==> inputs of 10-26 <==
// datapath
module datapath(clk, rst, sw, seg0, seg1,seg2,seg3, mem_addr, mem_wdata, mem_we, mem_rdata);
Settings: LEC_CHECK=0, ABC_AREA=0, CAP_MARGIN=15, CELL_PAD_IN_SITES_DETAIL_PLACEMENT=2, CORE_ASPECT_RATIO=0.65, CORE_MARGIN=10, CORE_UTILIZATION=72, CTS_CLUSTER_DIAMETER=76, CTS_CLUSTER_SIZE=70, MAX_ROUTING_LAYER=met5, PLACE_DENSITY_LB_ADDON=0.22, SETUP_SLACK_MARGIN=-0.29, SLEW_MARGIN=10; clock period 7.48 ns.
run.sh (not shown) runs the stock make flow with config.mk's settings and CLKGATE_MAP_FILE=.
==> 03-12: changes against 10-26 <==
==> flow/config.mk (replaced) <==
export PLATFORM = sky130hd
export DESIGN_NAME = datapath
export DESIGN_NICKNAME = datapath
export VERILOG_FILES = /design/flow/design.v
export SDC_FILE = /design/flow/constraint.sdc
export NUM_CORES = 4
export LEC_CHECK = 0
export ABC_AREA = 0
export CAP_MARGIN = 20
export CORE_ASPECT_RATIO = 0.64
export CORE_MARGIN = 2
export CORE_UTILIZATION = 72
export CTS_CLUSTER_DIAMETER = 351
export PLACE_DENSITY_LB_ADDON = 0.01
export SLEW_MARGIN = 20
export TNS_END_PERCENT = 40
==> flow/constraint.sdc (replaced) <==
create_clock -name core_clock -period 9.24 [get_ports {clk}]
set_input_delay 1.8480 -clock core_clock [delete_from_list [all_inputs] [get_ports {clk}]]
set_output_delay 1.8480 -clock core_clock [all_outputs]
set_load 0.01 [all_outputs]
==> notes <==
Synthesized cell count is the same in 10-26 and 03-12.
In synthesized area, 03-12 and 10-26 do not differ.
03-12 ran to the end with violations: negative setup slack. 10-26 stopped in detailed placement.
Against 03-12, the die size of 10-26 is higher by about 16%.

---

==> inputs of job 1377 <==
Starting RTL as in the previous note.
export LEC_CHECK = 0
export ABC_AREA = 1
export CAP_MARGIN = 0
export CORE_MARGIN = 2
export CORE_UTILIZATION = 72
export CTS_CLUSTER_DIAMETER = 243
export MAX_ROUTING_LAYER = met4
export PLACE_DENSITY_LB_ADDON = 0.01
export SETUP_SLACK_MARGIN = 0.68
export SLEW_MARGIN = 20
export TNS_END_PERCENT = 70
create_clock -name core_clock -period 8.32 [get_ports {clk}]
==> inputs of job 8157, as changes to job 1377 <==
==> flow/config.mk (replaced) <==
export PLATFORM = sky130hd
export DESIGN_NAME = datapath
export DESIGN_NICKNAME = datapath
export VERILOG_FILES = /design/flow/design.v
export SDC_FILE = /design/flow/constraint.sdc
export NUM_CORES = 4
export LEC_CHECK = 0
export CAP_MARGIN = 20
export CORE_MARGIN = 2
export CORE_UTILIZATION = 58
export SETUP_SLACK_MARGIN = -0.45
export SLEW_MARGIN = 20
==> flow/constraint.sdc (replaced) <==
create_clock -name core_clock -period 6.19 [get_ports {clk}]
set_input_delay 1.2380 -clock core_clock [delete_from_list [all_inputs] [get_ports {clk}]]
set_output_delay 1.2380 -clock core_clock [all_outputs]
set_load 0.01 [all_outputs]
==> inputs of job 4000, as changes to job 1377 <==
==> flow/config.mk (replaced) <==
export PLATFORM = sky130hd
export DESIGN_NAME = datapath
export DESIGN_NICKNAME = datapath
export VERILOG_FILES = /design/flow/design.v
export SDC_FILE = /design/flow/constraint.sdc
export NUM_CORES = 4
export LEC_CHECK = 0
export CAP_MARGIN = 20
export CORE_MARGIN = 2
export CORE_UTILIZATION = 70
export CTS_CLUSTER_SIZE = 47
export MAX_ROUTING_LAYER = met4
export PLACE_DENSITY_LB_ADDON = 0.01
export SETUP_SLACK_MARGIN = 2.57
export SLEW_MARGIN = 20
==> flow/constraint.sdc (replaced) <==
create_clock -name core_clock -period 8.63 [get_ports {clk}]
set_input_delay 1.7260 -clock core_clock [delete_from_list [all_inputs] [get_ports {clk}]]
set_output_delay 1.7260 -clock core_clock [all_outputs]
set_load 0.01 [all_outputs]
==> comparison table <==
| item | job 1377 | job 8157 | job 4000 |
|---|---|---|---|
| M1 wire length | - | 45,440 um | 40,590 um |
| Cells in synth_stat.txt | 3,953 | 3,185 | 3,185 |
| Global placement routability congestion | 1.169 | 1.035 | 1.131 |
| Post-Place Cell Area | 32,740 sq um | 36,950 sq um | 33,420 sq um |
| Final worst setup slack | - | -2.637 ns | -0.5628 ns |
| Yosys Chip Area | 29,850 sq um | 29,620 sq um | 29,620 sq um |
| Result of the run | did not finish | failed layout checks | failed layout checks |
| Failing step | global routing | - | - |
| Layout check failures | - | setup timing | setup timing |
| Pins Over Slew Limit | - | 0 | 0 |
| Via count normalized by instance count | - | 6.765 | 7.879 |
| Critical-path top delay cell | - | sky130_fd_sc_hd__fa_2 | sky130_fd_sc_hd__fa_2 |
| Beginning of the critical path | - | control_unit_inst.state_reg.Q[1] | control_unit_inst.state_reg.Q[1] |
| Worst Reg-to-Reg Cells | - | 34 | 38 |

---

==> trial 47 <==
datapath again, from the RTL that the note above started with.
make LEC_CHECK=0 CAP_MARGIN=20 CELL_PAD_IN_SITES_DETAIL_PLACEMENT=1 CELL_PAD_IN_SITES_GLOBAL_PLACEMENT=3 CORE_ASPECT_RATIO=1.05 CORE_MARGIN=2 CORE_UTILIZATION=31 CTS_CLUSTER_DIAMETER=145 GPL_ROUTABILITY_DRIVEN=0 GPL_TIMING_DRIVEN=0 PLACE_DENSITY=0.53 SLEW_MARGIN=20 TNS_END_PERCENT=80 finish   # period 13.8 ns
==> inputs of build 76, as changes to trial 47 <==
Settings changed: CAP_MARGIN 20 to 10, CTS_CLUSTER_DIAMETER 145 to 325, PLACE_DENSITY 0.53 to not set, PLACE_DENSITY_LB_ADDON set to 0.01, SLEW_MARGIN 20 to 40, TNS_END_PERCENT 80 to 55.
==> comparison table <==
quantity                                                      trial 47     build 76
First-pass GRT wire length                                   222000 µm    219000 µm
Arrival time at the worst endpoint                            12.71 ns     12.28 ns
Clock network contribution to total cell area                    4.34%        4.45%
Final core occ                                                   35.6%        35.8%
Total Nets Final                                                  3733         3742
Outcome                               no timing/DRC/antenna violations  no timing/DRC/antenna violations
Via count of the first global-routing pass                       28700        28900
Final-layout fill cell count                                     10900        10900
Detail Route met2 WL                                          77000 µm     75400 µm
Met2 track demand over resource in global routing                55.6%        54.2%
Post-detailed-routing wire length                            158000 µm    154000 µm
Topmost layer with routed signal wires                            met4         met5
Portion of the layout cell area used by non-clock buffers        5.86%        6.08%
Largest net degree at the start of global routing                   92           72
Worst relative slew slack                                        10.2%        38.0%
